==> config.mk <==
export PLATFORM = sky130hd
export DESIGN_NAME = cache
export DESIGN_NICKNAME = cache
export VERILOG_FILES = /design/flow/design.v
export SDC_FILE = /design/flow/constraint.sdc
export NUM_CORES = 4
export LEC_CHECK = 0
export ABC_AREA = 1
export CAP_MARGIN = 20
export CORE_ASPECT_RATIO = 0.5
export CORE_MARGIN = 2
export CORE_UTILIZATION = 72
export CTS_CLUSTER_DIAMETER = 385
export CTS_CLUSTER_SIZE = 97
export PLACE_DENSITY = 0.43
export SETUP_SLACK_MARGIN = 0.85
export SLEW_MARGIN = 20
export TNS_END_PERCENT = 5
==> constraint.sdc <==
create_clock -name core_clock -period 4.9 [get_ports {clk}]
set_input_delay 0.9800 -clock core_clock [delete_from_list [all_inputs] [get_ports {clk}]]
set_output_delay 0.9800 -clock core_clock [all_outputs]
set_load 0.01 [all_outputs]
==> design.v <==
module cache(
    clk,
    proc_reset,
    proc_read,
    proc_write,
    proc_addr,
    proc_wdata,
    proc_stall,
    proc_rdata,
    mem_read,
    mem_write,
    mem_addr,
    mem_rdata,
    mem_wdata,
    mem_ready
);
    input          clk;
    input          proc_reset;
    input          proc_read, proc_write;
    input   [29:0] proc_addr;
    input   [31:0] proc_wdata;
    output 	reg        proc_stall;
    output  reg [31:0] proc_rdata;
    input  [127:0] mem_rdata;
    input          mem_ready;
    output   reg    mem_read, mem_write;
    output reg [27:0] mem_addr;
    output reg [127:0] mem_wdata;
    wire [1:0]read_and_write;
	assign read_and_write = {proc_read , proc_write};
	reg [127:0]block_0, block_1, block_2, block_3, block_4, block_5, block_6, block_7,block;
	reg [127:0]block_next_0, block_next_1, block_next_2, block_next_3, block_next_4, block_next_5, block_next_6, block_next_7, block_next;
	reg [7:0]dirty;
	reg [7:0]dirty_next;
	reg [7:0]valid;
	reg [7:0]valid_next;
	reg [24:0]tag_0, tag_1, tag_2, tag_3, tag_4, tag_5, tag_6, tag_7;
	reg [24:0]tag_next_0, tag_next_1, tag_next_2, tag_next_3, tag_next_4, tag_next_5, tag_next_6, tag_next_7;
	reg [31:0] block_to_read;
	reg [127:0]block_to_write;
	reg [24:0]tag;
	reg [1:0]block_offset;
	reg dirty_now;
	reg valid_now;
	reg [31:0] proc_wdata_place;
	reg [1:0] state, next_state;						 
	reg hit, stall;
	always@(*)							 
	begin
		case (proc_addr[4:2])
			3'b000:
				begin
					tag = tag_0;
					dirty_now = dirty[0];
					valid_now = valid[0];
					block = block_0;
				end
			3'b001:
				begin
					tag = tag_1;
					dirty_now = dirty[1];
					valid_now = valid[1];
					block = block_1;
				end
			3'b010:
				begin
					tag = tag_2;
					dirty_now = dirty[2];
					valid_now = valid[2];
					block = block_2;
				end
			3'b011:
				begin
					tag = tag_3;
					dirty_now = dirty[3];
					valid_now = valid[3];
					block = block_3;
				end
			3'b100:
				begin
					tag = tag_4;
					dirty_now = dirty[4];
					valid_now = valid[4];
					block = block_4;
				end
			3'b101:
				begin
					tag = tag_5;
					dirty_now = dirty[5];
					valid_now = valid[5];
					block = block_5;
				end
			3'b110:
				begin
					tag = tag_6;
					dirty_now = dirty[6];
					valid_now = valid[6];
					block = block_6;
				end
			3'b111:
				begin
					tag = tag_7;
					dirty_now = dirty[7];
					valid_now = valid[7];
					block = block_7;
				end
		endcase
	end
	always@(*)					 
	begin
		if (proc_read)
		begin
		case(proc_addr[1:0])
			2'b00:
				begin
					block_to_read = block[31:0];
				end
			2'b01:
				begin
					block_to_read = block[63:32];
				end
			2'b10:
				begin
					block_to_read = block[95:64];
				end
			2'b11:
				begin
					block_to_read = block[127:96];
				end
			endcase
		end
		else
		begin
			block_to_read = 32'b0;
		end
	end
	always@(*)					 
	begin
		if (proc_write)
		begin
			case (proc_addr[1:0])
			2'b00:
				begin
					block_to_write = {block[127:32], proc_wdata};
				end
			2'b01:
				begin
					block_to_write = {block[127:64], proc_wdata, block[31:0]};
				end
			2'b10:
				begin
					block_to_write = {block[127:96], proc_wdata, block[63:0]};
				end
			2'b11:
				begin
					block_to_write = {proc_wdata , block[95:0]};
				end
			endcase
		end
		else
		begin
			block_to_write = 128'd0;
		end
	end
	always@(*)					 
	begin
		if (valid_now && ~state[1] && ~state[0] && (proc_addr[29:5] == tag ))
			begin
				hit = 1'b1;
				stall = 1'b0;
			end
		else
			begin
				hit = 1'b0;
				stall = 1'b1;
			end
	end
	always@(*)					 
	begin
		case (state)
			2'b00:				 
				begin
					tag_next_0 = tag_0;
					tag_next_1 = tag_1;
					tag_next_2 = tag_2;
					tag_next_3 = tag_3;
					tag_next_4 = tag_4;
					tag_next_5 = tag_5;
					tag_next_6 = tag_6;
					tag_next_7 = tag_7;
					if (proc_write && hit)
						begin
							case(proc_addr[4:2])
								3'b000:
									begin
										valid_next = valid;
										dirty_next = dirty;
										valid_next[0] = 1'b1;
										dirty_next[0] = 1'b1;
										block_next_0 = block_to_write;
										block_next_1 = block_1;
										block_next_2 = block_2;
										block_next_3 = block_3;
										block_next_4 = block_4;
										block_next_5 = block_5;
										block_next_6 = block_6;
										block_next_7 = block_7;
									end
								3'b001:
									begin
										valid_next = valid;
										dirty_next = dirty;
										valid_next[1] = 1'b1;
										dirty_next[1] = 1'b1;
										block_next_0 = block_0;
										block_next_1 = block_to_write;
										block_next_2 = block_2;
										block_next_3 = block_3;
										block_next_4 = block_4;
										block_next_5 = block_5;
										block_next_6 = block_6;
										block_next_7 = block_7;
									end
								3'b010:
									begin
										valid_next = valid;
										dirty_next = dirty;
										valid_next[2] = 1'b1;
										dirty_next[2] = 1'b1;
										block_next_0 = block_0;
										block_next_1 = block_1;
										block_next_2 = block_to_write;
										block_next_3 = block_3;
										block_next_4 = block_4;
										block_next_5 = block_5;
										block_next_6 = block_6;
										block_next_7 = block_7;
									end
								3'b011:
									begin
										valid_next = valid;
										dirty_next = dirty;
										valid_next[3] = 1'b1;
										dirty_next[3] = 1'b1;
										block_next_0 = block_0;
										block_next_1 = block_1;
										block_next_2 = block_2;
										block_next_3 = block_to_write;
										block_next_4 = block_4;
										block_next_5 = block_5;
										block_next_6 = block_6;
										block_next_7 = block_7;
									end
								3'b100:
									begin
										valid_next = valid;
										dirty_next = dirty;
										valid_next[4] = 1'b1;
										dirty_next[4] = 1'b1;
										block_next_0 = block_0;
										block_next_1 = block_1;
										block_next_2 = block_2;
										block_next_3 = block_3;
										block_next_4 = block_to_write;
										block_next_5 = block_5;
										block_next_6 = block_6;
										block_next_7 = block_7;
									end
								3'b101:
									begin
										valid_next = valid;
										dirty_next = dirty;
										valid_next[5] = 1'b1;
										dirty_next[5] = 1'b1;
										block_next_0 = block_0;
										block_next_1 = block_1;
										block_next_2 = block_2;
										block_next_3 = block_3;
										block_next_4 = block_4;
										block_next_5 = block_to_write;
										block_next_6 = block_6;
										block_next_7 = block_7;
									end
								3'b110:
									begin
										valid_next = valid;
										dirty_next = dirty;
										valid_next[6] = 1'b1;
										dirty_next[6] = 1'b1;
										block_next_0 = block_0;
										block_next_1 = block_1;
										block_next_2 = block_2;
										block_next_3 = block_3;
										block_next_4 = block_4;
										block_next_5 = block_5;
										block_next_6 = block_to_write;
										block_next_7 = block_7;
									end
								3'b111:
									begin
										valid_next = valid;
										dirty_next = dirty;
										valid_next[7] = 1'b1;
										dirty_next[7] = 1'b1;
										block_next_0 = block_0;
										block_next_1 = block_1;
										block_next_2 = block_2;
										block_next_3 = block_3;
										block_next_4 = block_4;
										block_next_5 = block_5;
										block_next_6 = block_6;
										block_next_7 = block_to_write;
									end
								endcase
						end
					else
						begin
							valid_next = valid;
							dirty_next = dirty;
							block_next_0 = block_0;
							block_next_1 = block_1;
							block_next_2 = block_2;
							block_next_3 = block_3;
							block_next_4 = block_4;
							block_next_5 = block_5;
							block_next_6 = block_6;
							block_next_7 = block_7;
						end
				end
			2'b01:					 
				begin
					valid_next = valid;
					dirty_next = dirty;				
					tag_next_0 = tag_0;
					tag_next_1 = tag_1;
					tag_next_2 = tag_2;
					tag_next_3 = tag_3;
					tag_next_4 = tag_4;
					tag_next_5 = tag_5;
					tag_next_6 = tag_6;
					tag_next_7 = tag_7;
					block_next_0 = block_0;
					block_next_1 = block_1;
					block_next_2 = block_2;
					block_next_3 = block_3;
					block_next_4 = block_4;
					block_next_5 = block_5;
					block_next_6 = block_6;
					block_next_7 = block_7;
				end
			2'b10:			 
				begin
					case (proc_addr[4:2])
						3'b000:
							begin
							valid_next = valid;
							dirty_next = dirty;
							valid_next[0] = 1'b1;
							dirty_next[0] = 1'b0;
							tag_next_0 = proc_addr[29:5];
							tag_next_1 = tag_1;
							tag_next_2 = tag_2;
							tag_next_3 = tag_3;
							tag_next_4 = tag_4;
							tag_next_5 = tag_5;
							tag_next_6 = tag_6;
							tag_next_7 = tag_7;
							block_next_0 = mem_rdata;
							block_next_1 = block_1;
							block_next_2 = block_2;
							block_next_3 = block_3;
							block_next_4 = block_4;
							block_next_5 = block_5;
							block_next_6 = block_6;
							block_next_7 = block_7;
							end
						3'b001:
							begin
							valid_next = valid;
							dirty_next = dirty;
							valid_next[1] = 1'b1;
							dirty_next[1] = 1'b0;
							tag_next_0 = tag_0;
							tag_next_1 = proc_addr[29:5];
							tag_next_2 = tag_2;
							tag_next_3 = tag_3;
							tag_next_4 = tag_4;
							tag_next_5 = tag_5;
							tag_next_6 = tag_6;
							tag_next_7 = tag_7;
							block_next_0 = block_0;
							block_next_1 = mem_rdata;
							block_next_2 = block_2;
							block_next_3 = block_3;
							block_next_4 = block_4;
							block_next_5 = block_5;
							block_next_6 = block_6;
							block_next_7 = block_7;	
							end
						3'b010:
							begin
							valid_next = valid;
							dirty_next = dirty;
							valid_next[2] = 1'b1;
							dirty_next[2] = 1'b0;
							tag_next_0 = tag_0;
							tag_next_1 = tag_1;
							tag_next_2 = proc_addr[29:5];
							tag_next_3 = tag_3;
							tag_next_4 = tag_4;
							tag_next_5 = tag_5;
							tag_next_6 = tag_6;
							tag_next_7 = tag_7;
							block_next_0 = block_0;
							block_next_1 = block_1;
							block_next_2 = mem_rdata;
							block_next_3 = block_3;
							block_next_4 = block_4;
							block_next_5 = block_5;
							block_next_6 = block_6;
							block_next_7 = block_7;	
							end
						3'b011:
							begin
							valid_next = valid;
							dirty_next = dirty;
							valid_next[3] = 1'b1;
							dirty_next[3] = 1'b0;
							tag_next_0 = tag_0;
							tag_next_1 = tag_1;
							tag_next_2 = tag_2;
							tag_next_3 = proc_addr[29:5];
							tag_next_4 = tag_4;
							tag_next_5 = tag_5;
							tag_next_6 = tag_6;
							tag_next_7 = tag_7;
							block_next_0 = block_0;
							block_next_1 = block_1;
							block_next_2 = block_2;
							block_next_3 = mem_rdata;
							block_next_4 = block_4;
							block_next_5 = block_5;
							block_next_6 = block_6;
							block_next_7 = block_7;	
							end
						3'b100:
							begin
							valid_next = valid;
							dirty_next = dirty;
							valid_next[4] = 1'b1;
							dirty_next[4] = 1'b0;
							tag_next_0 = tag_0;
							tag_next_1 = tag_1;
							tag_next_2 = tag_2;
							tag_next_3 = tag_3;
							tag_next_4 = proc_addr[29:5];
							tag_next_5 = tag_5;
							tag_next_6 = tag_6;
							tag_next_7 = tag_7;
							block_next_0 = block_0;
							block_next_1 = block_1;
							block_next_2 = block_2;
							block_next_3 = block_3;
							block_next_4 = mem_rdata;
							block_next_5 = block_5;
							block_next_6 = block_6;
							block_next_7 = block_7;	
							end
						3'b101:
							begin
							valid_next = valid;
							dirty_next = dirty;
							valid_next[5] = 1'b1;
							dirty_next[5] = 1'b0;
							tag_next_0 = tag_0;
							tag_next_1 = tag_1;
							tag_next_2 = tag_2;
							tag_next_3 = tag_3;
							tag_next_4 = tag_4;
							tag_next_5 = proc_addr[29:5];
							tag_next_6 = tag_6;
							tag_next_7 = tag_7;
							block_next_0 = block_0;
							block_next_1 = block_1;
							block_next_2 = block_2;
							block_next_3 = block_3;
							block_next_4 = block_4;
							block_next_5 = mem_rdata;
							block_next_6 = block_6;
							block_next_7 = block_7;	
							end
						3'b110:
							begin
							valid_next = valid;
							dirty_next = dirty;
							valid_next[6] = 1'b1;
							dirty_next[6] = 1'b0;
							tag_next_0 = tag_0;
							tag_next_1 = tag_1;
							tag_next_2 = tag_2;
							tag_next_3 = tag_3;
							tag_next_4 = tag_4;
							tag_next_5 = tag_5;
							tag_next_6 = proc_addr[29:5];
							tag_next_7 = tag_7;
							block_next_0 = block_0;
							block_next_1 = block_1;
							block_next_2 = block_2;
							block_next_3 = block_3;
							block_next_4 = block_4;
							block_next_5 = block_5;
							block_next_6 = mem_rdata;
							block_next_7 = block_7;	
							end
						3'b111:
							begin
							valid_next = valid;
							dirty_next = dirty;
							valid_next[7] = 1'b1;
							dirty_next[7] = 1'b0;
							tag_next_0 = tag_0;
							tag_next_1 = tag_1;
							tag_next_2 = tag_2;
							tag_next_3 = tag_3;
							tag_next_4 = tag_4;
							tag_next_5 = tag_5;
							tag_next_6 = tag_6;
							tag_next_7 = proc_addr[29:5];
							block_next_0 = block_0;
							block_next_1 = block_1;
							block_next_2 = block_2;
							block_next_3 = block_3;
							block_next_4 = block_4;
							block_next_5 = block_5;
							block_next_6 = block_6;
							block_next_7 = mem_rdata;					
							end
					endcase
				end
			2'b11:					 
				begin
					valid_next = valid;
					dirty_next = dirty;				
					tag_next_0 = tag_0;
					tag_next_1 = tag_1;
					tag_next_2 = tag_2;
					tag_next_3 = tag_3;
					tag_next_4 = tag_4;
					tag_next_5 = tag_5;
					tag_next_6 = tag_6;
					tag_next_7 = tag_7;
					block_next_0 = block_0;
					block_next_1 = block_1;
					block_next_2 = block_2;
					block_next_3 = block_3;
					block_next_4 = block_4;
					block_next_5 = block_5;
					block_next_6 = block_6;
					block_next_7 = block_7;
				end
			endcase	
	end
	always@(*)					 
	begin
		case(state)
			2'b00:				 
				begin
					proc_stall = stall;
					mem_read = 1'b0;
					mem_write= 1'b0;
					mem_addr = 28'b0;
					mem_wdata= 128'b0;
					if (proc_read && hit)
						begin
							proc_rdata = block_to_read;
						end
					else
						begin
							proc_rdata = 32'b0;
						end
				end
			2'b01:				 
				begin
					proc_stall = 1'b1;
					proc_rdata = 32'b0;
					mem_read = 1'b0;
					mem_write= 1'b1;
					mem_addr = {tag , proc_addr[4:2]};
					mem_wdata= block;
				end
			2'b10:				 
				begin
					proc_stall = 1'b1;
					proc_rdata = 32'b0;
					mem_read = 1'b1;
					mem_write= 1'b0;
					mem_addr = proc_addr[29:2];					
					mem_wdata=128'b0;
				end
			2'b11:
				begin
					proc_stall = 1'b1;
					proc_rdata = 32'b0;
					mem_read = 1'b1;
					mem_write= 1'b0;
					mem_addr = proc_addr[29:2];					
					mem_wdata=128'b0;
				end
		endcase
	end
	always@(*)						 
	begin
		case(state)
			2'b00:					 
				begin
					if (hit)
						begin
							next_state = 2'b00;
						end
					else if (dirty_now)
						begin
							next_state = 2'b01;
						end
					else
						begin
							next_state = 2'b10;
						end
				end
			2'b01:					 
				begin
					if (mem_ready)
						begin
						next_state = 2'b10;
						end
					else
						begin
						next_state = 2'b01;
						end
				end
			2'b10:					 
				begin
					if (mem_ready)
						begin
							next_state = 2'b00;
						end
					else
						begin
							next_state = 2'b10;
						end
				end
			2'b11:
				begin
					next_state = 2'b11;
				end
			endcase
	end
always@( posedge clk or posedge proc_reset ) begin
    if( proc_reset ) begin
			state <= 2'b00;
			block_0 <= 128'b0;
			block_1 <= 128'b0;
			block_2 <= 128'b0;
			block_3 <= 128'b0;
			block_4 <= 128'b0;
			block_5 <= 128'b0;
			block_6 <= 128'b0;
			block_7 <= 128'b0;
			valid <= 8'd0;
			dirty <= 8'd0;
			tag_0 <= 25'd0;
			tag_1 <= 25'd0;
			tag_2 <= 25'd0;
			tag_3 <= 25'd0;
			tag_4 <= 25'd0;
			tag_5 <= 25'd0;
			tag_6 <= 25'd0;
			tag_7 <= 25'd0;
    end
    else begin
		valid <= valid_next;
		dirty <= dirty_next;
		tag_0 <= tag_next_0;
		tag_1 <= tag_next_1;
		tag_2 <= tag_next_2;
		tag_3 <= tag_next_3;
		tag_4 <= tag_next_4;
		tag_5 <= tag_next_5;
		tag_6 <= tag_next_6;
		tag_7 <= tag_next_7;
		state <= next_state;
		block_0 <= block_next_0;
		block_1 <= block_next_1;
		block_2 <= block_next_2;
		block_3 <= block_next_3;
		block_4 <= block_next_4;
		block_5 <= block_next_5;
		block_6 <= block_next_6;
		block_7 <= block_next_7;
    end
end
endmodule
==> run.sh <==
#!/bin/bash
# the make line also repeats each setting of config.mk as NAME=value (left out here)
make -C /OpenROAD-flow-scripts/flow DESIGN_CONFIG=/design/flow/config.mk WORK_HOME=/design/flow/orfs CLKGATE_MAP_FILE= finish
==> Flow_metrics.wiki, run 1 <==
== Flow metrics ==
{| class="wikitable"
! Metric !! Value
|-
| Status || stopped before the end
|-
| Post-synthesis sequential area ratio || 49.8%
|-
| Initial core utilization || between 70% and 80%
|-
| Synth Area in XOR/XNOR || 0%
|-
| Share of synthesized registers carrying an async set or reset || 100%
|-
| Share of synthesized area spent on multiplexers || 0%
|-
| Full die area || 0.0892 mm^2
|-
| Top-level I/O count || 386
|-
| Adder-Cell Fraction of Synth Area || 0%
|-
| Overall die width || 420 um
|-
| Vertical die dimension || 212 um
|-
| Number of warning messages in the yosys log || 1
|-
| Avg Synthesized Cell Area || 7.86 um^2
|-
| Post-Syn Area || 0.0624 mm^2
|-
| Detailed placer's ending HPWL || approximately 180 mm
|-
| CTS Root Buffer Type || clkbuf_16
|-
| CTS buffer count || 16
|-
| Total core area || 0.0860 mm^2
|-
| Clock sink count || approximately 1.2k
|-
| Ranking of synthesized cells by instance count || 2,126 x nand3_1, 2,071 x nand2_1, 1,242 x dfrtp_1
|-
| Final weighted congestion in routability-driven placement || 1.10
|-
| Chip area estimate from yosys synthesis || roughly 0.062 mm^2
|-
| Share of synthesized cell area in and-or and or-and compound cells || 10.8%
|-
| Proportion of netlist area held by the largest area contributor || 49.8%
|-
| Tool error || [ERROR GRT-0232] Routing congestion too high. Check the congestion heatmap in the GUI.
|-
| Worst setup slack after placement || -881 ps
|-
| Cell count after synthesis || between 7k and 8k
|-
| Overflow after GRT || 175
|-
| Number of buffers added on ports || 385
|-
| Main logic family after synthesis || simple AND/OR/NAND/NOR gates
|-
| Top-count cell post-synth || nand3_1
|-
| Overall fraction of global-route tracks in use || 81.1%
|-
| Synth area leader || dfrtp_1
|-
| Net count after synthesis || 8,135
|-
| Number of different library cells in the post-synthesis netlist || 35
|-
| Placed cells || 9,500
|-
| Synth top area cells || dfrtp_1 50%, nand3_1 17%, nand2_1 12%
|-
| Largest buffer count on any clock path || 3
|-
| Ys flop type || dfrtp_1
|-
| Terminating stage of the flow || 5_1_grt
|-
| # Cells Yosys || 7,940
|-
| Number of levels the H-tree was split into || 1
|-
| Seq cells post-synth || 1,242
|-
| Fraction of the mapped netlist area in simple logic gates || approximately 33%
|-
| Row Count || approximately 76
|-
| Number of enable flip-flop cells || 0
|}
## repair_timing
item                       4_1_cts
pin swaps                       62
resized                        457
gates cloned                    27
buffers inserted                76
hold buffers                     0
setup endpoints to repair      186
## routing by layer
layer	global-route usage, %	GRT overflow
met4	75.4	93
met3	70.7	9
met2	92.3	62
met5	46.1	1
met1	84.0	10
## per-stage QoR
step	hold WS [ps]	util (%)	area (um^2)
after global placement	449	84.3	72400
after floorplan	433	-	62400
after detailed placement	452	84.3	72500
after CTS	515	87.4	75100
==> run 2: changes to the inputs <==
- ABC_AREA: 1 -> unset
- CAP_MARGIN: 20 -> 30
- CELL_PAD_IN_SITES_DETAIL_PLACEMENT: unset -> 0
- CELL_PAD_IN_SITES_GLOBAL_PLACEMENT: unset -> 0
- CORE_ASPECT_RATIO: 0.5 -> unset
- CORE_UTILIZATION: 72 -> 70
- CTS_CLUSTER_DIAMETER: 385 -> 136
- CTS_CLUSTER_SIZE: 97 -> 16
- GPL_ROUTABILITY_DRIVEN: unset -> 1
- PLACE_DENSITY: 0.43 -> 0.64
- SETUP_SLACK_MARGIN: 0.85 -> 0.72
- TNS_END_PERCENT: 5 -> 55
- clock period: 4.9 -> 4.83 ns (I/O delays scaled with it)
==> Flow_metrics.wiki, run 2 <==
=== Synthesis and place and route ===
{| class="wikitable"
! Metric !! Value
|-
| Total chip power || 42.8 mW
|-
| Vertical die dimension || 299 um
|-
| Pwr top || sequential cells
|-
| Seq cells post-synth || 1,242
|-
| Total clock network power || 7.05 mW
|-
| Leakage || 35.5 nW
|-
| Chip area estimate from yosys synthesis || 0.0608 mm^2
|-
| Routed Antenna Nets || 0
|-
| Worst reg2reg path endpoint || block_6[46]
|-
| Arrival time worst endpoint || a little under 4000 ps
|-
| Number of buffers added on ports || between 300 and 400
|-
| Combinational gate area || 0.0287 mm^2
|-
| Min-Delay Path Depth || 1
|-
| Min cycle time layout || around 5000 ps
|-
| Row Count || about 110
|-
| Post-synthesis sequential area ratio || 51.1%
|-
| Worst setup slack after placement || -571 ps
|-
| Share of synthesized cell area in and-or and or-and compound cells || between 10% and 20%
|-
| Detailed placer's ending HPWL || 151 mm
|-
| Max Clock Freq || 202 MHz
|-
| Wire length of the first global-routing pass || roughly 350 mm
|-
| Placed cell area || a little over 0.07 mm^2
|-
| Worst stage delay on the critical path || 370 ps
|-
| Number of buffers and inverters on the critical path || 7
|-
| Insertion delay of the later-clocked pin in the worst-skew pair || roughly 700 ps
|-
| Overall fraction of global-route tracks in use || 54.0%
|-
| Routed wirelength normalized by instance count || 35.4 um
|-
| Total negative slack for setup checks || -1340 ps
|-
| Highest fanout seen on the critical path || 9
|-
| Overflow after GRT || 0
|-
| Post-route setup slack || -121 ps
|-
| Slowest CP cell || a221oi_1
|-
| Crit Reg-Reg Startpoint || tag_6[12]
|-
| Clock tree from TritonCTS || done
|-
| Number of violations reported at the end of detailed-routing iteration 0 || 8,532
|-
| Min-delay src || block_6[16]
|-
| Proportion of netlist area held by the largest area contributor || 51.1%
|-
| Worst setup path start || proc_addr[2]
|-
| Number of warning messages in the yosys log || 1
|-
| Critical path destination || proc_rdata[12]
|-
| Status || finished with violations
|-
| Logic pwr share || a little over 40%
|-
| Cell count after synthesis || 5,074
|-
| Total core area || between 0.08 and 0.09 mm^2
|-
| CTS Root Buffer Type || clkbuf_16
|-
| Non-filler instance count after layout || 7,190
|-
| Share of the core filled with cells in the final layout || 89.4%
|-
| Antenna violations before repair || 27
|-
| Fraction of the mapped netlist area in simple logic gates || 5.99%
|-
| Adder-Cell Fraction of Synth Area || 0%
|-
| Actual slew at the worst max-slew pin || about 1100 ps
|-
| Number of levels the H-tree was split into || 3
|-
| Hold Crit Class || flop to flop
|-
| Layout Check Fail Reasons || negative setup slack
|-
| Number of different library cells in the post-synthesis netlist || 70
|-
| Largest net degree at the start of global routing || approximately 150
|-
| Total tool warning count || 38
|-
| Post-route worst hold slack || about 490 ps
|-
| Flop2flop setup slack || about 570 ps
|-
| Main logic family after synthesis || multiplexers
|-
| Top Family by Delay on Critical Path || simple AND/OR/NAND/NOR gates
|-
| Via count of the first global-routing pass || 52.8k
|-
| Full die area || between 0.08 and 0.09 mm^2
|-
| Number of enable flip-flop cells || 0
|-
| Ranking of synthesized cells by instance count || 1,242 x dfrtp_1, 943 x mux2_2, 355 x nor2_1
|-
| Length in cells of the worst reg-to-reg path || 16
|-
| Worst endpoint required time || 3860 ps
|-
| Final period utilization || 103%
|-
| Clock slew at reported path FFs || 70 ps
|-
| Reported max-cap violation count || 0
|-
| Critical Path Start Type || input pin
|-
| Relative max-transition margin || 26.5%
|-
| Ratio of total power to cell area || around 550 mW/mm^2
|-
| Net count after synthesis || 5,269
|-
| Worst IR drop on VDD || 375 uV
|-
| Initial core utilization || 70.4%
|-
| Synth Area in XOR/XNOR || less than 1%
|-
| Cell count along the critical path || 16
|-
| Clock sink count || 1,242
|-
| CTS buffer count || 87
|-
| Post-Syn Area || 0.0608 mm^2
|-
| Share of synthesized registers carrying an async set or reset || 100%
|-
| Kind of critical path || input pin to output pin
|-
| Endpoint type of the worst setup path || output pin
|-
| Max-slew violations || 0
|-
| Final weighted congestion in routability-driven placement || about 1.0
|-
| Total wirelength of the detailed-routed design || 255 mm
|-
| Avg Synthesized Cell Area || 12.0 um^2
|-
| Cell-by-cell listing of the critical path || buf_12, buf_8, nor2b_4, buf_4, buf_4, o2bb2ai_1, a221oi_1, nor3_1, nor4_1, and3_4, and4_4, nand3_4, buf_12, buf_12, a211oi_2, buf_2
|-
| Filler Cell Count || ~3.7k
|-
| Largest buffer count on any clock path || 3
|-
| Hold Path Sink || block_6[16]
|-
| Power Combinational || 17.6 mW
|-
| Register area || between 0.03 and 0.04 mm^2
|-
| Switching share of power || 37.4%
|-
| Top-count cell post-synth || dfrtp_1
|-
| Layout-stage area growth over the synthesis result || 27.0%
|-
| Final standard cell area without fillers || 0.0772 mm^2
|-
| Power Sequential || ~18 mW
|-
| Overall die width || 299 um
|-
| DRC viols || 0
|-
| RSZ-0062 raised after global routing || yes
|-
| Internal power of the cells || 26.8 mW
|-
| Synth top area cells || dfrtp_1 51%, mux2_2 17%, mux2_1 5.9%
|-
| Share of synthesized area spent on multiplexers || 28.4%
|-
| Final Skew || 38.0 ps
|-
| CP most frequent cell || buf_12
|-
| Portion of total power attributed to the clock network || roughly 17%
|-
| Total vias in the final route || 53.5k
|-
| NetSw || 16.0 mW
|-
| Placed cells || 6,910
|-
| Number of iterations in the first detailed-routing pass || 10
|-
| Top-level I/O count || ~390
|-
| Final number of hold-violating endpoints || 0
|-
| Total of endpoints with negative setup slack in the final report || 21
|-
| # Cells Yosys || 5,074
|-
| Ys flop type || dfrtp_1
|-
| Synth area leader || dfrtp_1
|-
| # nets final || 6,208
|-
| Post-DR vias/cell || 7.44
|-
| Seq pwr share || 42.4%
|}
-- run 2: area by class of cell --
cell class	count	area share, %
sequential	1242	40.3
multi-input combinational	3375	37.2
timing repair buffer	1280	17.5
clock buffer	88	2.85
tap	1155	1.87
inverter	27	0.167
clock inverter	7	0.118
antenna	16	0.0519
-- run 2: repair_timing --
| action | CTS | global route |
|---|---|---|
| hold buffers | 0 | 0 |
| resized | 634 | 211 |
| setup buffers | 83 | 27 |
| pin swaps | 41 | 30 |
| cloned | 30 | 16 |
| setup endpoints to repair | 741 | 1178 |
-- run 2: routing by layer --
layer  track usage (%)  share of wire [%]  wire [um]
met1              67.0                 32      82100
met2              74.4                 40     103000
met3              23.5                 17      42800
met4              41.2                 10      26400
met5              2.12               0.14        365
==> run 3: changes to the inputs <==
- CAP_MARGIN: 30 -> 20
- CELL_PAD_IN_SITES_DETAIL_PLACEMENT: 0 -> unset
- CELL_PAD_IN_SITES_GLOBAL_PLACEMENT: 0 -> unset
- CORE_ASPECT_RATIO: unset -> 1.14
- CORE_UTILIZATION: 70 -> 40
- CTS_CLUSTER_DIAMETER: 136 -> unset
- CTS_CLUSTER_SIZE: 16 -> unset
- GPL_ROUTABILITY_DRIVEN: 1 -> unset
- HOLD_SLACK_MARGIN: unset -> 0.07
- PLACE_DENSITY: 0.64 -> unset
- SETUP_SLACK_MARGIN: 0.72 -> unset
- TNS_END_PERCENT: 55 -> unset
- clock period: 4.83 -> 10.0 ns (I/O delays scaled with it)
==> Flow_metrics.wiki, run 3 <==
=== Synthesis and place and route ===
{| class="wikitable"
! Metric !! Value
|-
| Internal power of the cells || about 13 mW
|-
| Final period utilization || 86.9%
|-
| Leakage || 30.8 nW
|-
| Total vias in the final route || 45.1k
|-
| Min-delay src || valid[6]
|-
| Arrival time worst endpoint || 6690 ps
|-
| # nets final || around 5.5k
|-
| Fraction of the mapped netlist area in simple logic gates || 5.99%
|-
| Top Family by Delay on Critical Path || buffers and inverters
|-
| Worst setup path start || proc_addr[3]
|-
| CP most frequent cell || buf_4
|-
| Max Clock Freq || 115 MHz
|-
| Number of iterations in the first detailed-routing pass || 6
|-
| Net count after synthesis || 5,269
|-
| Power Sequential || 8.48 mW
|-
| DRC viols || 0
|-
| Length in cells of the worst reg-to-reg path || 10
|-
| Worst IR drop on VDD || 142 uV
|-
| Placed cell area || 0.0663 mm^2
|-
| Main logic family after synthesis || multiplexers
|-
| Ratio of total power to cell area || 286 mW/mm^2
|-
| Min-Delay Path Depth || 1
|-
| Cell count along the critical path || 12
|-
| Hold Crit Class || flop to flop
|-
| Portion of total power attributed to the clock network || a little over a quarter
|-
| Power Combinational || 6.54 mW
|-
| Routed wirelength normalized by instance count || 30.9 um
|-
| Min cycle time layout || 8690 ps
|-
| Worst reg2reg path endpoint || block_7[89]
|-
| Full die area || 0.155 mm^2
|-
| Avg Synthesized Cell Area || 12.0 um^2
|-
| Seq pwr share || 41.8%
|-
| Worst setup slack after placement || between 1000 and 1500 ps
|-
| Status || finished clean
|-
| Switching share of power || 33.9%
|-
| Placed cells || 7,148
|-
| CTS buffer count || 138
|-
| Total chip power || 20.3 mW
|-
| Sum of met3 wire segment lengths after detailed routing || 20.8 mm
|-
| Flop2flop setup slack || 5160 ps
|-
| Top-level I/O count || 386
|-
| Total of endpoints with negative setup slack in the final report || 0
|-
| Post-route worst hold slack || 470 ps
|-
| Number of enable flip-flop cells || 0
|-
| Relative max-transition margin || 17.5%
|-
| Clock slew at reported path FFs || 60 ps
|-
| Final number of hold-violating endpoints || 0
|-
| Critical Path Start Type || input pin
|-
| Ranking of synthesized cells by instance count || 1,242 x dfrtp_1, 943 x mux2_2, 355 x nor2_1
|-
| Number of warning messages in the yosys log || 1
|-
| CTS Root Buffer Type || clkbuf_16
|-
| Number of violations reported at the end of detailed-routing iteration 0 || between 4k and 5k
|-
| Post-CTS Setup Inserts || 0
|-
| Non-filler instance count after layout || 7,410
|-
| Layout-stage area growth over the synthesis result || 16.9%
|-
| Total negative slack for setup checks || 0 ps
|-
| Total length of routed met2 wires || 101 mm
|-
| Final Skew || 55.9 ps
|-
| Final standard cell area without fillers || 0.0711 mm^2
|-
| Number of buffers added on ports || 385
|-
| Crit Reg-Reg Startpoint || tag_7[0]
|-
| Vertical die dimension || 420 um
|-
| Worst stage delay on the critical path || 600 ps
|-
| Kind of critical path || input pin to output pin
|-
| Proportion of netlist area held by the largest area contributor || 51.1%
|-
| Cell-by-cell listing of the critical path || buf_8, or3_4, buf_4, o22ai_1, a2111oi_2, nand4_1, inv_1, and4_1, nand3_2, buf_4, a211oi_1, clkdlybuf4s50_1
|-
| Share of synthesized registers carrying an async set or reset || 100%
|-
| Pwr top || sequential cells
|-
| Overall fraction of global-route tracks in use || between 20% and 30%
|-
| Total clock network power || 5.28 mW
|-
| Final weighted congestion in routability-driven placement || about 0.9
|-
| Synth top area cells || dfrtp_1 51%, mux2_2 17%, mux2_1 5.9%
|-
| Post-Syn Area || 0.0608 mm^2
|-
| Overall die width || between 300 and 400 um
|-
| Total wirelength of the detailed-routed design || approximately 230 mm
|-
| RSZ-0062 raised after global routing || no
|-
| Max-slew violations || 0
|-
| # Cells Yosys || 5,074
|-
| Number of buffers and inverters on the critical path || 5
|-
| Routed Antenna Nets || 0
|-
| Worst endpoint required time || 8000 ps
|-
| Largest buffer count on any clock path || 3
|-
| Total tool warning count || between 60 and 70
|-
| Seq cells post-synth || 1,242
|-
| Share of synthesized cell area in and-or and or-and compound cells || around 10%
|-
| Adder-Cell Fraction of Synth Area || 0%
|-
| Metal1 wirelength || 97.7 mm
|-
| Reported max-cap violation count || 0
|-
| Overflow after GRT || 0
|-
| Row Count || 152
|-
| Total core area || roughly 0.15 mm^2
|-
| Ys flop type || dfrtp_1
|-
| Share of synthesized area spent on multiplexers || between 20% and 30%
|-
| Highest fanout seen on the critical path || 71
|-
| Largest net degree at the start of global routing || 173
|-
| Post-DR vias/cell || between 6 and 7
|-
| Endpoint type of the worst setup path || output pin
|-
| Clock tree from TritonCTS || done
|-
| Total of cells resized after clock tree synthesis || 0
|-
| NetSw || 6.88 mW
|-
| Share of the core filled with cells in the final layout || 47.1%
|-
| Uppermost layer routed || met5
|-
| Antenna violations before repair || 18
|-
| Slowest CP cell || clkdlybuf4s50_1
|-
| Number of levels the H-tree was split into || 4
|-
| Initial core utilization || 40.3%
|-
| Number of different library cells in the post-synthesis netlist || 70
|-
| Detailed placer's ending HPWL || around 140 mm
|-
| Post-synthesis sequential area ratio || 51.1%
|-
| Wire length of the first global-routing pass || 328 mm
|-
| Top-count cell post-synth || dfrtp_1
|-
| Post-route setup slack || roughly 1300 ps
|-
| Insertion delay of the later-clocked pin in the worst-skew pair || 810 ps
|-
| Critical path destination || proc_rdata[11]
|-
| Clock sink count || 1,242
|-
| Actual slew at the worst max-slew pin || 1220 ps
|-
| Via count of the first global-routing pass || 44.4k
|-
| Synth Area in XOR/XNOR || less than 1%
|-
| Chip area estimate from yosys synthesis || around 0.061 mm^2
|-
| Synth area leader || dfrtp_1
|-
| Number of buffers added to fix hold violations after cts || 0
|-
| Logic pwr share || 32.2%
|-
| Hold Path Sink || valid[6]
|-
| Cell count after synthesis || 5,074
|}
run 3: area by class of cell:
| type | instances | area, um^2 |
|---|---|---|
| tap | 2002 | 2500 |
| inverter | 27 | 120 |
| antenna | 10 | 25.0 |
| fill | 13676 | 79800 |
| sequential | 1242 | 31100 |
| clock inverter | 40 | 546 |
| clock buffer | 212 | 4190 |
| multi-input combinational | 3374 | 27600 |
| timing repair buffer | 503 | 5010 |
run 3: layer usage:
| metal | up-vias | GRT usage (%) |
|---|---|---|
| met5 | - | 0 |
| met4 | 12 | 11.3 |
| met3 | 400 | 6.73 |
| met2 | 2106 | 44.0 |
| met1 | 23739 | 40.6 |
| li1 | 18796 | - |
==> run 4: changes to the inputs <==
- CAP_MARGIN: 20 -> 30
- CELL_PAD_IN_SITES_DETAIL_PLACEMENT: unset -> 0
- CELL_PAD_IN_SITES_GLOBAL_PLACEMENT: unset -> 0
- CORE_ASPECT_RATIO: 1.14 -> unset
- CORE_UTILIZATION: 40 -> 57
- CTS_CLUSTER_DIAMETER: unset -> 136
- CTS_CLUSTER_SIZE: unset -> 16
- GPL_ROUTABILITY_DRIVEN: unset -> 1
- HOLD_SLACK_MARGIN: 0.07 -> unset
- PLACE_DENSITY_LB_ADDON: unset -> 0.08
- SETUP_SLACK_MARGIN: unset -> 2.02
- TNS_END_PERCENT: unset -> 55
- clock period: 10.0 -> 8.76 ns (I/O delays scaled with it)
==> Flow_metrics.wiki, run 4 <==
=== Synthesis and place and route ===
{| class="wikitable"
! Metric !! Value
|-
| Post-Syn Area || 0.0608 mm^2
|-
| Switching share of power || 35.1%
|-
| Top Family by Delay on Critical Path || buffers and inverters
|-
| Via count of the first global-routing pass || 44.9k
|-
| Reported max-cap violation count || 0
|-
| Routed Antenna Nets || 0
|-
| Filler Cell Count || 8,161
|-
| Clock tree from TritonCTS || done
|-
| Worst reg2reg path endpoint || block_1[20]
|-
| Met2 routing resource usage after global routing || between 50% and 60%
|-
| Clock sink count || 1,242
|-
| Final Skew || about 25 ps
|-
| Net count after synthesis || around 5.3k
|-
| Clock slew at reported path FFs || 70 ps
|-
| Post-DR vias/cell || between 6 and 7
|-
| Flop2flop setup slack || 4100 ps
|-
| Pwr top || sequential cells
|-
| Hold Path Sink || valid[6]
|-
| Internal power of the cells || between 10 and 15 mW
|-
| Grt met3 use || 10.2%
|-
| Ys flop type || dfrtp_1
|-
| Top-level I/O count || 386
|-
| Total clock network power || 3.87 mW
|-
| Global routing's busiest layer || met2
|-
| Kind of critical path || input pin to output pin
|-
| Hold Crit Class || flop to flop
|-
| Critical path destination || proc_rdata[22]
|-
| Min cycle time layout || 6780 ps
|-
| Initial core utilization || between 50% and 60%
|-
| Number of enable flip-flop cells || 0
|-
| Avg Synthesized Cell Area || 12.0 um^2
|-
| Critical Path Start Type || input pin
|-
| Share of synthesized registers carrying an async set or reset || 100%
|-
| Number of different library cells in the post-synthesis netlist || around 70
|-
| Number of warning messages in the yosys log || 1
|-
| Adder-Cell Fraction of Synth Area || 0%
|-
| Seq cells post-synth || 1,242
|-
| Logic pwr share || 36.3%
|-
| Power Combinational || 7.72 mW
|-
| Synth Area in XOR/XNOR || 0.288%
|-
| Min-Delay Path Depth || 1
|-
| Worst stage delay on the critical path || approximately 560 ps
|-
| Main logic family after synthesis || multiplexers
|-
| Length in cells of the worst reg-to-reg path || 12
|-
| Cell count after synthesis || 5,074
|-
| Worst endpoint required time || 7010 ps
|-
| Ratio of total power to cell area || 308 mW/mm^2
|-
| Highest fanout seen on the critical path || 23
|-
| CTS buffer count || 87
|-
| Detailed placer's ending HPWL || 134 mm
|-
| Total core area || 0.106 mm^2
|-
| Endpoint type of the worst setup path || output pin
|-
| Wire length of the first global-routing pass || 316 mm
|-
| Antenna violations before repair || 19
|-
| CP most frequent cell || o21ai_0
|-
| Post-synthesis sequential area ratio || between 50% and 60%
|-
| Number of iterations in the first detailed-routing pass || 5
|-
| Arrival time worst endpoint || 5030 ps
|-
| Seq pwr share || 45.5%
|-
| Layout-stage area growth over the synthesis result || 13.7%
|-
| # Cells Yosys || slightly above 5k
|-
| Share of synthesized area spent on multiplexers || 28.4%
|-
| Total wirelength of the detailed-routed design || 217 mm
|-
| Overall fraction of global-route tracks in use || 39.7%
|-
| Largest buffer count on any clock path || 3
|-
| Worst IR drop on VDD || 231 uV
|-
| Total vias in the final route || 45.4k
|-
| Cell count along the critical path || 11
|-
| Share of the core filled with cells in the final layout || 65.5%
|-
| Total negative slack for setup checks || 0 ps
|-
| CTS Root Buffer Type || clkbuf_16
|-
| Final weighted congestion in routability-driven placement || a little over 0.9
|-
| Synth area leader || dfrtp_1
|-
| Leakage || 30.4 nW
|-
| Total tool warning count || 54
|-
| Status || finished clean
|-
| Power Sequential || between 9 and 10 mW
|-
| Ranking of synthesized cells by instance count || 1,242 x dfrtp_1, 943 x mux2_2, 355 x nor2_1
|-
| Post-route setup slack || slightly below 2000 ps
|-
| Worst setup slack after placement || 1100 ps
|-
| Routed wirelength normalized by instance count || 32.3 um
|-
| Chip area estimate from yosys synthesis || 0.0608 mm^2
|-
| Crit Reg-Reg Startpoint || tag_7[0]
|-
| Max-slew violations || 0
|-
| Total of endpoints with negative setup slack in the final report || 0
|-
| Top-count cell post-synth || dfrtp_1
|-
| Proportion of netlist area held by the largest area contributor || 51.1%
|-
| Share of synthesized cell area in and-or and or-and compound cells || 10.3%
|-
| Min-delay src || valid[6]
|-
| Final period utilization || 77.4%
|-
| Number of buffers and inverters on the critical path || 4
|-
| Slowest CP cell || mux4_2
|-
| DRC viols || 0
|-
| Fraction of the mapped netlist area in simple logic gates || roughly 6%
|-
| Number of levels the H-tree was split into || 3
|-
| Number of buffers added on ports || a little under 400
|-
| Row Count || ~120
|-
| Overall die width || 331 um
|-
| Full die area || 0.109 mm^2
|-
| Worst setup path start || proc_addr[4]
|-
| Portion of total power attributed to the clock network || 18.2%
|-
| Max Clock Freq || approximately 150 MHz
|-
| Relative max-transition margin || 18.0%
|-
| Number of buffers added to fix hold violations after cts || 0
|-
| Cell-by-cell listing of the critical path || clkbuf_16, and2b_4, buf_4, buf_6, a22o_1, a21oi_1, o21ai_0, o21ai_0, mux4_2, nor2_1, clkdlybuf4s50_1
|-
| NetSw || about 7.5 mW
|-
| Largest net degree at the start of global routing || about 160
|-
| Met1 demand-to-capacity share in global routing || about 56%
|-
| # nets final || about 5.5k
|-
| Actual slew at the worst max-slew pin || 1230 ps
|-
| Insertion delay of the later-clocked pin in the worst-skew pair || 690 ps
|-
| Final number of hold-violating endpoints || 0
|-
| Vertical die dimension || about 330 um
|-
| Number of violations reported at the end of detailed-routing iteration 0 || 5,268
|-
| RSZ-0062 raised after global routing || yes
|-
| Overflow after GRT || 0
|-
| Synth top area cells || dfrtp_1 51%, mux2_2 17%, mux2_1 5.9%
|}
[run 4: routing by layer]
metal | up-vias | wire [um]
li1 | 18772 | -
met1 | 23499 | 87700
met2 | 2507 | 93600
met3 | 560 | 23600
met4 | 16 | 12500
met5 | - | 101
[run 4: cell type report]
type	instances	area, um^2	area share, %
Antenna cell	3	7.51	0.0109
Clock buffer	92	2300	3.33
Clock inverter	3	33.8	0.0489
Inverter	27	120	0.174
Multi-Input combinational cell	3375	27700	40.2
Sequential cell	1242	31100	45.0
Tap cell	1391	1740	2.52
Timing Repair Buffer	591	6070	8.79
[run 4: through the flow]
| step | cell area, um^2 | power, mW | hold slack, ps | instances |
|---|---|---|---|---|
| after global routing | 69100 | 22.3 | 487 | 6722 |
| final | 69100 | 21.3 | 471 | 6724 |
| after floorplan | 60800 | 14.5 | 433 | 5074 |
| after detailed placement | 66000 | 17.2 | 450 | 6582 |
| after global placement | 65800 | 16.9 | 448 | 6568 |
| after CTS | 68700 | 21.1 | 470 | 6694 |
[run 4: timing repair]
| action | 4_1_cts | 5_1_grt |
|---|---|---|
| resized | 74 | 22 |
| cloned | 5 | 3 |
| endpoints found under the setup margin | 70 | 29 |
| setup buffers | 12 | 7 |
| pin swaps | 7 | 11 |
==> run 5: changes to the inputs <==
- CAP_MARGIN: 30 -> 20
- CELL_PAD_IN_SITES_DETAIL_PLACEMENT: 0 -> unset
- CELL_PAD_IN_SITES_GLOBAL_PLACEMENT: 0 -> unset
- CORE_UTILIZATION: 57 -> 70
- CTS_CLUSTER_DIAMETER: 136 -> unset
- CTS_CLUSTER_SIZE: 16 -> 37
- GPL_ROUTABILITY_DRIVEN: 1 -> unset
- PLACE_DENSITY: unset -> 0.64
- PLACE_DENSITY_LB_ADDON: 0.08 -> unset
- SETUP_SLACK_MARGIN: 2.02 -> 1.4
- TNS_END_PERCENT: 55 -> 5
- clock period: 8.76 -> 4.83 ns (I/O delays scaled with it)
==> Flow_metrics.wiki, run 5 <==
=== Synthesis and place and route ===
{| class="wikitable"
! Metric !! Value
|-
| Antenna violations before repair || 38
|-
| Total wirelength of the detailed-routed design || around 280 mm
|-
| # nets final || 6,254
|-
| Worst setup path start || proc_addr[2]
|-
| Internal power of the cells || 29.5 mW
|-
| Clock tree from TritonCTS || done
|-
| Crit Reg-Reg Startpoint || tag_2[0]
|-
| Top-count cell post-synth || dfrtp_1
|-
| Kind of critical path || input pin to output pin
|-
| # Cells Yosys || about 5k
|-
| Number of enable flip-flop cells || 0
|-
| Relative max-transition margin || 13.7%
|-
| Vertical die dimension || 299 um
|-
| Layout-stage area growth over the synthesis result || 30.7%
|-
| Min-delay src || block_4[6]
|-
| Avg Synthesized Cell Area || approximately 12 um^2
|-
| Post-route worst hold slack || approximately 480 ps
|-
| Arrival time worst endpoint || just under 5000 ps
|-
| Number of warning messages in the yosys log || 1
|-
| Final Skew || 37.7 ps
|-
| Total tool warning count || 40
|-
| Critical path destination || proc_rdata[10]
|-
| Status || finished with violations
|-
| Worst endpoint required time || 3860 ps
|-
| Chip area estimate from yosys synthesis || 0.0608 mm^2
|-
| Net count after synthesis || 5,269
|-
| Cell count along the critical path || 17
|-
| Row Count || 108
|-
| RSZ-0062 raised after global routing || yes
|-
| Slowest CP cell || o221ai_1
|-
| Main logic family after synthesis || multiplexers
|-
| Placed cell area || 0.0709 mm^2
|-
| Post-synthesis sequential area ratio || 51.1%
|-
| Top-level I/O count || 386
|-
| Share of synthesized area spent on multiplexers || 28.4%
|-
| Clock sink count || 1,242
|-
| Post-route setup slack || -1040 ps
|-
| Routed wirelength normalized by instance count || 38.0 um
|-
| Synth area leader || dfrtp_1
|-
| Max-slew violations || 0
|-
| Number of iterations in the first detailed-routing pass || 14
|-
| Leakage || 36.1 nW
|-
| Detailed placer's ending HPWL || 151 mm
|-
| Seq cells post-synth || 1,242
|-
| Pwr top || sequential cells
|-
| Largest net degree at the start of global routing || 148
|-
| Total of endpoints with negative setup slack in the final report || 843
|-
| Number of buffers added to fix hold violations after cts || 0
|-
| Overflow after GRT || 0
|-
| Switching share of power || 37.9%
|-
| Ranking of synthesized cells by instance count || 1,242 x dfrtp_1, 943 x mux2_2, 355 x nor2_1
|-
| Power Sequential || 18.6 mW
|-
| Critical Path Start Type || input pin
|-
| Ys flop type || dfrtp_1
|-
| Worst setup slack after placement || -622 ps
|-
| Seq pwr share || 39.2%
|-
| Post-Syn Area || 0.0608 mm^2
|-
| Initial core utilization || 70.4%
|-
| Reported max-cap violation count || 0
|-
| DRC viols || 0
|-
| Wire length of the first global-routing pass || roughly 370 mm
|-
| Proportion of netlist area held by the largest area contributor || 51.1%
|-
| Min cycle time layout || approximately 6000 ps
|-
| Overall die width || 299 um
|-
| Layout Check Fail Reasons || negative setup slack
|-
| Actual slew at the worst max-slew pin || 1280 ps
|-
| Final standard cell area without fillers || 0.0794 mm^2
|-
| Top Family by Delay on Critical Path || AND-OR/OR-AND gates
|-
| Worst stage delay on the critical path || around 600 ps
|-
| Cell count after synthesis || 5,074
|-
| Synth Area in XOR/XNOR || 0.288%
|-
| Largest buffer count on any clock path || 3
|-
| Number of buffers added on ports || 385
|-
| Ratio of total power to cell area || 597 mW/mm^2
|-
| Max Clock Freq || ~170 MHz
|-
| Final number of hold-violating endpoints || 0
|-
| Min-Delay Path Depth || 1
|-
| Share of synthesized registers carrying an async set or reset || 100%
|-
| Via count of the first global-routing pass || 55.2k
|-
| Power Combinational || 18.3 mW
|-
| Placed cells || between 6k and 7k
|-
| Hold Path Sink || block_4[6]
|-
| Routed Antenna Nets || 0
|-
| Share of the core filled with cells in the final layout || 92.0%
|-
| Non-filler instance count after layout || approximately 7.3k
|-
| Length in cells of the worst reg-to-reg path || 14
|-
| Adder-Cell Fraction of Synth Area || 0%
|-
| Full die area || 0.0892 mm^2
|-
| CTS buffer count || 131
|-
| Overall fraction of global-route tracks in use || 57.1%
|-
| Final period utilization || 122%
|-
| Total clock network power || 10.5 mW
|-
| Total vias in the final route || ~57k
|-
| Worst reg2reg path endpoint || block_1[48]
|-
| Hold Crit Class || flop to flop
|-
| Post-DR vias/cell || 7.77
|-
| Endpoint type of the worst setup path || output pin
|-
| Worst IR drop on VDD || approximately 500 uV
|-
| Highest fanout seen on the critical path || 11
|-
| Cell-by-cell listing of the critical path || buf_12, buf_8, buf_12, buf_16, nor2b_1, o221ai_1, a31oi_1, o22a_1, nand4_1, nor3_2, and4_4, nand3_4, buf_12, buf_16, buf_12, nor2b_4, buf_6
|-
| NetSw || 18.0 mW
|-
| Synth top area cells || dfrtp_1 51%, mux2_2 17%, mux2_1 5.9%
|-
| Portion of total power attributed to the clock network || about 22%
|-
| Clock slew at reported path FFs || 60 ps
|-
| Share of synthesized cell area in and-or and or-and compound cells || about a tenth
|-
| Insertion delay of the later-clocked pin in the worst-skew pair || 790 ps
|-
| Number of different library cells in the post-synthesis netlist || approximately 70
|-
| CP most frequent cell || buf_12
|-
| Total core area || 0.0863 mm^2
|-
| Fraction of the mapped netlist area in simple logic gates || around 6.0%
|-
| Number of violations reported at the end of detailed-routing iteration 0 || slightly above 10k
|-
| Number of buffers and inverters on the critical path || 8
|-
| Final weighted congestion in routability-driven placement || 1.03
|-
| Logic pwr share || 38.7%
|-
| Flop2flop setup slack || -10 ps
|-
| Number of levels the H-tree was split into || 4
|-
| CTS Root Buffer Type || clkbuf_16
|-
| Filler Cell Count || 2,968
|}
-- run 5: stage by stage --
| step | TNS, ps | power, mW |
|---|---|---|
| after floorplan | - | 26.3 |
| after global placement | -16920 | 32.1 |
| after detailed placement | -17230 | 33.0 |
| after CTS | -686 | 44.0 |
| after global routing | -71300 | 48.1 |
| final | -76860 | 47.4 |
-- run 5: per-layer routing --
metal  routed length (um)  global-route usage [%]  vias to the layer above
met5                 1320                   0.741                        -
met2               110000                    78.5                     6615
met4                33200                    45.8                       50
li1                     -                       -                    20406
met1                84200                    67.5                    27289
met3                50500                    28.6                     2712
-- run 5: timing repair --
item,4_1_cts,5_1_grt
setup endpoints to repair,1223,1229
resized,646,436
setup buffers,100,52
pin swaps,75,68
cloned,26,1
-- run 5: area by class of cell --
| class | instances | area (um^2) | area share [%] |
|---|---|---|---|
| clock inverters | 26 | 274 | 0.345 |
| inverters | 27 | 138 | 0.173 |
| repair buffers | 1282 | 13400 | 16.9 |
| multi-input cells | 3375 | 29000 | 36.5 |
| diodes | 32 | 80.1 | 0.101 |
| clock buffers | 203 | 4030 | 5.07 |
| flip-flops and latches | 1242 | 31100 | 39.1 |
| well taps | 1155 | 1450 | 1.82 |
==> run 6: changes to the inputs <==
- CORE_UTILIZATION: 70 -> 62
- CTS_CLUSTER_SIZE: 37 -> 100
- PLACE_DENSITY: 0.64 -> 0.5
- SETUP_SLACK_MARGIN: 1.4 -> unset
- TNS_END_PERCENT: 5 -> unset
==> Flow_metrics.wiki, run 6 <==
=== Synthesis and place and route ===
{| class="wikitable"
! Metric !! Value
|-
| Overflow after GRT || 0
|-
| Largest net degree at the start of global routing || roughly 120
|-
| Flop2flop setup slack || between 1000 and 1500 ps
|-
| Number of different library cells in the post-synthesis netlist || ~70
|-
| Power Combinational || 15.9 mW
|-
| Number of buffers and inverters on the critical path || 8
|-
| Overall fraction of global-route tracks in use || about 45%
|-
| RSZ-0062 raised after global routing || yes
|-
| Routed Antenna Nets || 0
|-
| Worst IR drop on VDD || 408 uV
|-
| Number of violations reported at the end of detailed-routing iteration 0 || between 5k and 6k
|-
| Chip area estimate from yosys synthesis || 0.0608 mm^2
|-
| Min-delay src || valid[3]
|-
| Worst setup path start || proc_addr[2]
|-
| Non-filler instance count after layout || 7,309
|-
| Clock slew at reported path FFs || 60 ps
|-
| Top-count cell post-synth || dfrtp_1
|-
| Arrival time worst endpoint || 3890 ps
|-
| NetSw || 15.0 mW
|-
| Length in cells of the worst reg-to-reg path || 13
|-
| Cell count after synthesis || 5,074
|-
| Via count of the first global-routing pass || 49.2k
|-
| Top Family by Delay on Critical Path || buffers and inverters
|-
| Ranking of synthesized cells by instance count || 1,242 x dfrtp_1, 943 x mux2_2, 355 x nor2_1
|-
| Post-Syn Area || 0.0608 mm^2
|-
| Placed cell area || 0.0713 mm^2
|-
| Highest fanout seen on the critical path || 11
|-
| Fraction of the mapped netlist area in simple logic gates || 5.99%
|-
| Relative max-transition margin || 16.9%
|-
| Min-Delay Path Depth || 1
|-
| Seq cells post-synth || roughly 1.2k
|-
| Full die area || 0.101 mm^2
|-
| Main logic family after synthesis || multiplexers
|-
| DRC viols || 0
|-
| Final number of hold-violating endpoints || 0
|-
| Worst endpoint required time || 3860 ps
|-
| Logic pwr share || a little over a third
|-
| Placed cells || 7,036
|-
| Final period utilization || 101%
|-
| Total chip power || 44.3 mW
|-
| Ratio of total power to cell area || 580 mW/mm^2
|-
| Total negative slack for setup checks || -161 ps
|-
| Share of synthesized area spent on multiplexers || approximately 28%
|-
| Max-slew violations || 0
|-
| Adder-Cell Fraction of Synth Area || 0%
|-
| Number of buffers added on ports || 385
|-
| Slowest CP cell || clkdlybuf4s50_1
|-
| Actual slew at the worst max-slew pin || 1250 ps
|-
| Worst setup slack after placement || -383 ps
|-
| Internal power of the cells || 29.4 mW
|-
| Cell-by-cell listing of the critical path || buf_12, buf_12, buf_4, nor2b_4, buf_4, buf_4, a22o_1, a21oi_1, o21ai_0, o21ai_1, buf_4, nor2_1, buf_4, clkdlybuf4s50_1
|-
| # nets final || 6,118
|-
| Ys flop type || dfrtp_1
|-
| Post-synthesis sequential area ratio || 51.1%
|-
| Initial core utilization || 62.7%
|-
| Min cycle time layout || 4860 ps
|-
| Post-route worst hold slack || between 400 and 500 ps
|-
| Hold Path Sink || valid[3]
|-
| Largest buffer count on any clock path || 3
|-
| Top-level I/O count || about 390
|-
| Total wirelength of the detailed-routed design || between 200 and 250 mm
|-
| Final Skew || 34.6 ps
|-
| Total of endpoints with negative setup slack in the final report || 11
|-
| Reported max-cap violation count || 0
|-
| Routed wirelength normalized by instance count || 31.1 um
|-
| Synth area leader || dfrtp_1
|-
| Number of enable flip-flop cells || 0
|-
| Total tool warning count || about 40
|-
| Worst stage delay on the critical path || 540 ps
|-
| Number of levels the H-tree was split into || 4
|-
| Layout Check Fail Reasons || negative setup slack
|-
| Hold Crit Class || flop to flop
|-
| Number of warning messages in the yosys log || 1
|-
| Insertion delay of the later-clocked pin in the worst-skew pair || 770 ps
|-
| Status || finished with violations
|-
| Wire length of the first global-routing pass || about 330 mm
|-
| Vertical die dimension || 317 um
|-
| Synth top area cells || dfrtp_1 51%, mux2_2 17%, mux2_1 5.9%
|-
| Leakage || 34.5 nW
|-
| Critical path destination || mem_wdata[40]
|-
| Share of synthesized cell area in and-or and or-and compound cells || 10.3%
|-
| CTS buffer count || ~140
|-
| Antenna violations before repair || 5
|-
| Share of synthesized registers carrying an async set or reset || 100%
|-
| Post-DR vias/cell || ~6.7
|-
| Pwr top || sequential cells
|-
| Switching share of power || approximately 34%
|-
| CTS Root Buffer Type || clkbuf_16
|-
| Proportion of netlist area held by the largest area contributor || 51.1%
|-
| Overall die width || approximately 320 um
|-
| Critical Path Start Type || input pin
|-
| Row Count || 114
|-
| Worst reg2reg path endpoint || block_2[25]
|-
| Number of iterations in the first detailed-routing pass || 5
|-
| Post-route setup slack || -27.5 ps
|-
| Power Sequential || 17.7 mW
|-
| Avg Synthesized Cell Area || about 12 um^2
|-
| Seq pwr share || 40.0%
|-
| # Cells Yosys || approximately 5.1k
|-
| Kind of critical path || input pin to output pin
|-
| Layout-stage area growth over the synthesis result || 25.9%
|-
| Max Clock Freq || 206 MHz
|-
| Final weighted congestion in routability-driven placement || between 1 and 1.5
|-
| Share of the core filled with cells in the final layout || 78.9%
|-
| Detailed placer's ending HPWL || 156 mm
|-
| Synth Area in XOR/XNOR || 0.288%
|-
| CP most frequent cell || buf_4
|-
| Final standard cell area without fillers || 0.0765 mm^2
|-
| Clock sink count || around 1.2k
|-
| Clock tree from TritonCTS || done
|-
| Endpoint type of the worst setup path || output pin
|-
| Net count after synthesis || 5,269
|-
| Total clock network power || 10.7 mW
|-
| Filler Cell Count || 6,068
|-
| Cell count along the critical path || 14
|-
| Crit Reg-Reg Startpoint || tag_7[12]
|-
| Total vias in the final route || 48.7k
|-
| Total core area || 0.0970 mm^2
|-
| Portion of total power attributed to the clock network || 24.2%
|}
[run 6: layer usage]
layer | wire length, um | global-route usage [%] | share of wire, %
met5 | 27 | 0 | 0.012
met2 | 99000 | 66.8 | 44
met4 | 14100 | 23.8 | 6.2
met3 | 28300 | 14.0 | 12
met1 | 85900 | 60.5 | 38
[run 6: final cells by class]
cell class                 count  area (um^2)  area share [%]
tap                         1276         1600            2.09
timing repair buffer        1143        11200            14.6
multi-input combinational   3374        27900            36.5
clock buffer                 213         4220            5.52
inverter                      27          120           0.157
sequential                  1242        31100            40.6
antenna                        3         7.51         0.00981
clock inverter                31          389           0.509
[run 6: repair_timing]
item                       in CTS  in global routing
gates resized                 159                 49
hold buffers                    0                  0
cloned                          2                  4
pin swaps                       8                 21
setup endpoints to repair      32                 35
setup buffers                   5                 15
==> run 7: changes to the inputs <==
- CAP_MARGIN: 20 -> 15
- CORE_UTILIZATION: 62 -> 72
- CTS_CLUSTER_DIAMETER: unset -> 374
- CTS_CLUSTER_SIZE: 100 -> 10
- HOLD_SLACK_MARGIN: unset -> -0.08
- SETUP_SLACK_MARGIN: unset -> 1.17
- clock period: 4.83 -> 5.79 ns (I/O delays scaled with it)
==> Flow_metrics.wiki, run 7 <==
=== Synthesis and place and route ===
{| class="wikitable"
! Metric !! Value
|-
| NetSw || 13.7 mW
|-
| Overflow after GRT || 0
|-
| Vertical die dimension || a little under 300 um
|-
| Synth area leader || dfrtp_1
|-
| Cell count along the critical path || 15
|-
| Cell count after synthesis || 5,074
|-
| Largest buffer count on any clock path || 3
|-
| Avg Synthesized Cell Area || 12.0 um^2
|-
| Leakage || 34.5 nW
|-
| Portion of total power attributed to the clock network || 21.9%
|-
| Length in cells of the worst reg-to-reg path || 13
|-
| Main logic family after synthesis || multiplexers
|-
| Endpoint type of the worst setup path || output pin
|-
| Synth Area in XOR/XNOR || less than 1%
|-
| Post-route worst hold slack || 478 ps
|-
| Share of synthesized cell area in and-or and or-and compound cells || 10.3%
|-
| Total of endpoints with negative setup slack in the final report || 0
|-
| Share of synthesized area spent on multiplexers || 28.4%
|-
| Detailed placer's ending HPWL || 139 mm
|-
| Number of different library cells in the post-synthesis netlist || 70
|-
| Antenna violations before repair || 29
|-
| Actual slew at the worst max-slew pin || 1340 ps
|-
| Min cycle time layout || approximately 5800 ps
|-
| Slowest CP cell || nand4_1
|-
| Total clock network power || about 8 mW
|-
| Kind of critical path || input pin to output pin
|-
| CTS Root Buffer Type || clkbuf_16
|-
| Final standard cell area without fillers || 0.0751 mm^2
|-
| Number of buffers and inverters on the critical path || 6
|-
| Pwr top || sequential cells
|-
| Total core area || 0.0836 mm^2
|-
| Largest net degree at the start of global routing || 132
|-
| Final Skew || 33.8 ps
|-
| # Cells Yosys || 5,074
|-
| Arrival time worst endpoint || 4610 ps
|-
| # nets final || 5,908
|-
| Flop2flop setup slack || 1370 ps
|-
| Routed wirelength normalized by instance count || 36.6 um
|-
| Adder-Cell Fraction of Synth Area || 0%
|-
| Switching share of power || 36.9%
|-
| Top-level I/O count || approximately 390
|-
| Ys flop type || dfrtp_1
|-
| Layout-stage area growth over the synthesis result || 23.6%
|-
| Reported max-cap violation count || 0
|-
| Top-count cell post-synth || dfrtp_1
|-
| Number of iterations in the first detailed-routing pass || 7
|-
| Clock sink count || around 1.2k
|-
| Max-slew violations || 0
|-
| Total tool warning count || between 60 and 70
|-
| Max Clock Freq || 173 MHz
|-
| Share of the core filled with cells in the final layout || ~90%
|-
| Hold Path Sink || block_7[78]
|-
| Ratio of total power to cell area || about 490 mW/mm^2
|-
| Highest fanout seen on the critical path || 7
|-
| Final weighted congestion in routability-driven placement || 1.00
|-
| Critical path destination || proc_rdata[31]
|-
| Post-Syn Area || 0.0608 mm^2
|-
| Clock tree from TritonCTS || done
|-
| Crit Reg-Reg Startpoint || tag_7[12]
|-
| Post-synthesis sequential area ratio || 51.1%
|-
| Worst stage delay on the critical path || 510 ps
|-
| Row Count || 106
|-
| Total wirelength of the detailed-routed design || 250 mm
|-
| Number of buffers added to fix hold violations after cts || 0
|-
| Final number of hold-violating endpoints || 0
|-
| Proportion of netlist area held by the largest area contributor || 51.1%
|-
| Filler Cell Count || around 3.5k
|-
| Min-delay src || block_7[78]
|-
| Placed cell area || between 0.06 and 0.07 mm^2
|-
| Post-DR vias/cell || 7.67
|-
| Total vias in the final route || 52.4k
|-
| Worst reg2reg path endpoint || block_3[99]
|-
| Internal power of the cells || 23.3 mW
|-
| Insertion delay of the later-clocked pin in the worst-skew pair || 780 ps
|-
| Placed cells || 6,519
|-
| Chip area estimate from yosys synthesis || 0.0608 mm^2
|-
| Critical Path Start Type || input pin
|-
| Worst setup path start || proc_addr[4]
|-
| Wire length of the first global-routing pass || 343 mm
|-
| Overall fraction of global-route tracks in use || around 55%
|-
| Power Sequential || 15.2 mW
|-
| Routed Antenna Nets || 0
|-
| Power Combinational || 13.7 mW
|-
| Top Family by Delay on Critical Path || simple AND/OR/NAND/NOR gates
|-
| Seq cells post-synth || 1,242
|-
| Relative max-transition margin || 9.98%
|-
| Number of levels the H-tree was split into || 4
|-
| RSZ-0062 raised after global routing || yes
|-
| Cell-by-cell listing of the critical path || clkbuf_16, and2b_4, buf_12, a221oi_4, o21ai_0, nand4_1, nor4_2, and3_4, and4_4, nand3_4, buf_6, buf_8, buf_16, a211oi_4, buf_2
|-
| CTS buffer count || 142
|-
| Overall die width || 295 um
|-
| Number of warning messages in the yosys log || 1
|-
| DRC viols || 0
|-
| Number of buffers added on ports || 385
|-
| Synth top area cells || dfrtp_1 51%, mux2_2 17%, mux2_1 5.9%
|-
| Logic pwr share || between 30% and 40%
|-
| Clock slew at reported path FFs || 50 ps
|-
| Worst IR drop on VDD || 405 uV
|-
| Fraction of the mapped netlist area in simple logic gates || 5.99%
|-
| Share of synthesized registers carrying an async set or reset || about 100%
|-
| Initial core utilization || 72.7%
|-
| Non-filler instance count after layout || 6,833
|-
| Via count of the first global-routing pass || just over 50k
|-
| Worst endpoint required time || 4630 ps
|-
| Status || finished clean
|-
| Hold Crit Class || flop to flop
|-
| Ranking of synthesized cells by instance count || 1,242 x dfrtp_1, 943 x mux2_2, 355 x nor2_1
|-
| Min-Delay Path Depth || 1
|-
| Net count after synthesis || 5,269
|-
| Full die area || 0.0868 mm^2
|-
| Number of enable flip-flop cells || 0
|-
| Number of violations reported at the end of detailed-routing iteration 0 || 7,749
|-
| Seq pwr share || 41.1%
|-
| Final period utilization || 99.5%
|}
## run 7: through the flow
stage | setup TNS (ps) | total power [mW] | setup slack (ps)
2_1_floorplan | - | 21.9 | -12530
4_1_cts | 0 | 35.2 | 634
3_3_place_gp | -17.4 | 26.0 | -17.4
6_report | 0 | 37.0 | 26.2
5_1_grt | 0 | 37.9 | 6.61
3_5_place_dp | -87.3 | 26.7 | -30.0
## run 7: layout make-up
cell class / count / area, um^2 / share of cell area [%]
sequential: 1242 / 31100 / 41.4
clock buffer: 146 / 3650 / 4.86
clock inverter: 12 / 161 / 0.215
antenna: 26 / 65.1 / 0.0866
multi-input combinational: 3375 / 28700 / 38.3
tap: 1080 / 1350 / 1.80
timing repair buffer: 925 / 9940 / 13.2
inverter: 27 / 134 / 0.178
## run 7: timing repair
item | CTS | global route
setup buffers | 52 | 45
gates cloned | 24 | 8
setup endpoints to repair | 196 | 180
pin swaps | 23 | 43
resized | 390 | 224
## run 7: metal layers
metal / global-route usage, % / vias up / part of all wire [%]
met4: 42.9 / 30 / 11
met3: 24.7 / 1833 / 16
met5: 1.42 / - / 0.16
met2: 76.5 / 5326 / 41
met1: 65.9 / 25596 / 32
li1: - / 19602 / -
Power is estimated from default activity; no workload was simulated.
